==> inputs of run R <==
==> flow/design.v (excerpt) <==
module comparator_latch #
(
  parameter n_to_response_time = -1038,
  parameter p_to_response_time = -1020,
  parameter const_response_time = 1285,
  parameter n_to_tau = -1248,
  parameter p_to_tau = 1037,
  parameter const_tau = 1042,
  parameter n_to_response_time_lh = -1752,
  parameter p_to_response_time_lh = -1006,
  parameter const_response_time_lh = 1185,
  parameter n_to_tau_lh = 1131,
  parameter p_to_tau_lh = -1115,
  parameter const_tau_lh = 1529
)
(
  input clk,
  input reset,
  input sys_clk,
  input [15-1:0] n,
  input [15-1:0] p,
  output [35-1:0] out
);
Settings: LEC_CHECK=0, ABC_AREA=1, CAP_MARGIN=20, CORE_MARGIN=2, CORE_UTILIZATION=71, CTS_CLUSTER_DIAMETER=344, CTS_CLUSTER_SIZE=53, MAX_ROUTING_LAYER=met4, SLEW_MARGIN=20; clock period 17.1 ns.
run.sh (not shown) runs the stock make flow with config.mk's settings and CLKGATE_MAP_FILE=.
==> inputs of run F, as changes to run R <==
--- a/flow/config.mk
+++ b/flow/config.mk
@@ -7,9 +7,7 @@
 export LEC_CHECK = 0
-export ABC_AREA = 1
 export CAP_MARGIN = 20
 export CORE_MARGIN = 2
-export CORE_UTILIZATION = 71
-export CTS_CLUSTER_DIAMETER = 344
-export CTS_CLUSTER_SIZE = 53
-export MAX_ROUTING_LAYER = met4
+export CORE_UTILIZATION = 72
+export CTS_CLUSTER_SIZE = 37
+export PLACE_DENSITY = 0.64
 export SLEW_MARGIN = 20
==> flow/constraint.sdc (replaced) <==
create_clock -name core_clock -period 14.6 [get_ports {clk}]
set_input_delay 2.9200 -clock core_clock [delete_from_list [all_inputs] [get_ports {clk}]]
set_output_delay 2.9200 -clock core_clock [all_outputs]
set_load 0.01 [all_outputs]
==> inputs of run G, as changes to run R <==
--- a/flow/config.mk
+++ b/flow/config.mk
@@ -7,9 +7,5 @@
 export LEC_CHECK = 0
-export ABC_AREA = 1
 export CAP_MARGIN = 20
 export CORE_MARGIN = 2
-export CORE_UTILIZATION = 71
-export CTS_CLUSTER_DIAMETER = 344
-export CTS_CLUSTER_SIZE = 53
-export MAX_ROUTING_LAYER = met4
+export CORE_UTILIZATION = 40
 export SLEW_MARGIN = 20
==> flow/constraint.sdc (replaced) <==
create_clock -name core_clock -period 19.5 [get_ports {clk}]
set_input_delay 3.9000 -clock core_clock [delete_from_list [all_inputs] [get_ports {clk}]]
set_output_delay 3.9000 -clock core_clock [all_outputs]
set_load 0.01 [all_outputs]
==> inputs of run X, as changes to run R <==
--- a/flow/config.mk
+++ b/flow/config.mk
@@ -9,7 +9,9 @@
 export CAP_MARGIN = 20
+export CORE_ASPECT_RATIO = 1.71
 export CORE_MARGIN = 2
 export CORE_UTILIZATION = 71
-export CTS_CLUSTER_DIAMETER = 344
-export CTS_CLUSTER_SIZE = 53
+export CTS_CLUSTER_DIAMETER = 103
 export MAX_ROUTING_LAYER = met4
+export PLACE_DENSITY_LB_ADDON = 0.05
 export SLEW_MARGIN = 20
+export TNS_END_PERCENT = 5
==> flow/constraint.sdc (replaced) <==
create_clock -name core_clock -period 16.7 [get_ports {clk}]
set_input_delay 3.3400 -clock core_clock [delete_from_list [all_inputs] [get_ports {clk}]]
set_output_delay 3.3400 -clock core_clock [all_outputs]
set_load 0.01 [all_outputs]
==> comparison table <==
|  | run F | run X | run G | run R |
|---|---|---|---|---|
| Result of the run | failed layout checks | did not finish | failed layout checks | did not finish |
| Failing step | - | 5_1_grt | - | 5_1_grt |
| Violated checks | negative setup slack | - | negative setup slack | - |
| Top routing layer used | met5 | - | met5 | - |
| Skew-Pair Late Insertion Delay | 0.26 ns | - | 0.26 ns | - |
| Crit path setup slack, layout | -5.13 ns | - | -1.01 ns | - |
| Share of the core filled with cells | 88.3% | - | 49.6% | - |
| Reg2reg end | state_cycle_counter[4]$_SDFFE_PP0P_ | - | state_cycle_counter[15]$_SDFFE_PP0P_ | - |
| Xor+xnor area frac | 5.28% | 4.08% | 5.28% | 4.08% |
| Number of instances resized during post-cts repair | 212 | 510 | 227 | 501 |
| Seq/Total Area, Yosys | 0.924% | 0.874% | 0.924% | 0.874% |
| Fin crit share | 135% | - | 105% | - |
| Required time of the critical path | 14.76 ns | - | 19.65 ns | - |
| Number of standard cells reported by yosys | 5719 | 6819 | 5719 | 6819 |
| Floorplan utilization | 72.7% | 71.5% | 40.4% | 71.5% |
| Slew headroom | 46.9% | - | 23.3% | - |
| Placed cell count | 7747 | 9231 | 8507 | 9174 |
| Chip height | 278 µm | 375 µm | 372 µm | 288 µm |
| Largest stage delay on the critical path | 0.66 ns | - | 0.61 ns | - |
| Worst hold slack | 0.489 ns | - | 0.499 ns | - |
| Count of vias placed by the detailed router | 42511 | - | 40237 | - |

==> garnet: inputs <==
comparator_latch again, from the RTL that the note above started with.
==> flow/config.mk <==
export PLATFORM = sky130hd
export DESIGN_NAME = comparator_latch
export DESIGN_NICKNAME = comparator_latch
export VERILOG_FILES = /design/flow/design.v
export SDC_FILE = /design/flow/constraint.sdc
export NUM_CORES = 4
export LEC_CHECK = 0
export ABC_AREA = 1
export CAP_MARGIN = 25
export CELL_PAD_IN_SITES_DETAIL_PLACEMENT = 1
export CORE_MARGIN = 10
export CORE_UTILIZATION = 31
export GPL_TIMING_DRIVEN = 0
export HOLD_SLACK_MARGIN = 0.09
export MIN_ROUTING_LAYER = met2
export PLACE_DENSITY_LB_ADDON = 0.21
export SLEW_MARGIN = 20
==> flow/constraint.sdc <==
create_clock -name core_clock -period 38.1 [get_ports {clk}]
set_input_delay 7.6200 -clock core_clock [delete_from_list [all_inputs] [get_ports {clk}]]
set_output_delay 7.6200 -clock core_clock [all_outputs]
set_load 0.01 [all_outputs]
==> amber: changes against garnet <==
ABC_AREA = not set   (was 1)
CAP_MARGIN = 20   (was 25)
CELL_PAD_IN_SITES_DETAIL_PLACEMENT = not set   (was 1)
CORE_MARGIN = 2   (was 10)
CORE_UTILIZATION = 71   (was 31)
CTS_CLUSTER_DIAMETER = 272   (was not set)
CTS_CLUSTER_SIZE = 96   (was not set)
GPL_TIMING_DRIVEN = not set   (was 0)
HOLD_SLACK_MARGIN = not set   (was 0.09)
MIN_ROUTING_LAYER = not set   (was met2)
PLACE_DENSITY = 0.38   (was not set)
PLACE_DENSITY_LB_ADDON = not set   (was 0.21)
==> flow/constraint.sdc (replaced) <==
create_clock -name core_clock -period 16.9 [get_ports {clk}]
set_input_delay 3.3800 -clock core_clock [delete_from_list [all_inputs] [get_ports {clk}]]
set_output_delay 3.3800 -clock core_clock [all_outputs]
set_load 0.01 [all_outputs]
==> notes <==
garnet completed with no timing, DRC or antenna violations. amber reached the layout checks and failed them: negative setup slack. First-iteration DRC count: amber is smaller than garnet (about 60%). Of garnet and amber, garnet has the higher sequential share of layout area (gap 0.057 points). In garnet the hold slack is lower than in amber, by 0.12 ns. Between garnet and amber, the lower wire length is in amber (gap about 10%, measured against amber). Flip-flop count is the same in garnet and amber. In garnet the final cell count is higher than in amber, by 20%. In amber the via count is smaller than in garnet, by about 27%.

==> inputs of cedar <==
Starting RTL as in the previous note.
export LEC_CHECK = 0
export ABC_AREA = 0
export CAP_MARGIN = 20
export CELL_PAD_IN_SITES_DETAIL_PLACEMENT = 0
export CORE_ASPECT_RATIO = 1.31
export CORE_MARGIN = 2
export CORE_UTILIZATION = 66
export CTS_CLUSTER_SIZE = 51
export GPL_TIMING_DRIVEN = 1
export MIN_ROUTING_LAYER = met1
export SETUP_SLACK_MARGIN = 0.74
export SLEW_MARGIN = 20
create_clock -name core_clock -period 13.8 [get_ports {clk}]
==> onyx: changes against cedar <==
==> flow/config.mk (replaced) <==
export PLATFORM = sky130hd
export DESIGN_NAME = comparator_latch
export DESIGN_NICKNAME = comparator_latch
export VERILOG_FILES = /design/flow/design.v
export SDC_FILE = /design/flow/constraint.sdc
export NUM_CORES = 4
export LEC_CHECK = 0
export ABC_AREA = 1
export CAP_MARGIN = 20
export CELL_PAD_IN_SITES_DETAIL_PLACEMENT = 0
export CORE_ASPECT_RATIO = 0.61
export CORE_MARGIN = 2
export CORE_UTILIZATION = 72
export CTS_CLUSTER_SIZE = 84
export GPL_TIMING_DRIVEN = 1
export MAX_ROUTING_LAYER = met4
export MIN_ROUTING_LAYER = met1
export PLACE_DENSITY_LB_ADDON = 0.07
export SETUP_SLACK_MARGIN = 0.25
export SLEW_MARGIN = 20
==> flow/constraint.sdc (replaced) <==
create_clock -name core_clock -period 18.1 [get_ports {clk}]
set_input_delay 3.6200 -clock core_clock [delete_from_list [all_inputs] [get_ports {clk}]]
set_output_delay 3.6200 -clock core_clock [all_outputs]
set_load 0.01 [all_outputs]
==> notes <==
cedar finished but fails on setup timing. onyx did not get past global routing.
In cedar the die area is higher than in onyx, by 3.0%.
Against cedar, the area after synthesis of onyx is higher by about 6%.
In cedar the synthesized cell count is smaller than in onyx, by about 16%.
==> figures <==
| item | onyx | cedar |
|---|---|---|
| Result of the run | aborted with a tool error | complete, but fails checks |
| Stage where the flow stopped | global routing | - |
| Violated checks | - | setup timing |
| Instance area at placement | 69170 um^2 | 64440 um^2 |
| RD Place Congestion | 1.095 | 0.9214 |
| Synthesized cell area | 57290 um^2 | 54140 um^2 |
| Post-synthesis share of cell area spent on and-or and or-and gates | 6.266% | 7.973% |
| Buffer count from post-CTS setup fixing | 72 | 29 |
| Area fraction in xor and xnor cells | 4.079% | 5.283% |
| Core Density at Floorplan | 73.01% | 66.41% |
| Gates resized, CTS repair | 519 | 112 |
| Proportion of synthesized chip area in sequential cells | 0.8736% | 0.9244% |
| Cell Rows | 80 | 120 |
| Synthesized-area fraction occupied by adder cells | 64.24% | 67.98% |
| Count of instantiated cells in the yosys netlist | 6819 | 5719 |
| Number of different library cells in the post-synthesis netlist | 59 | 84 |
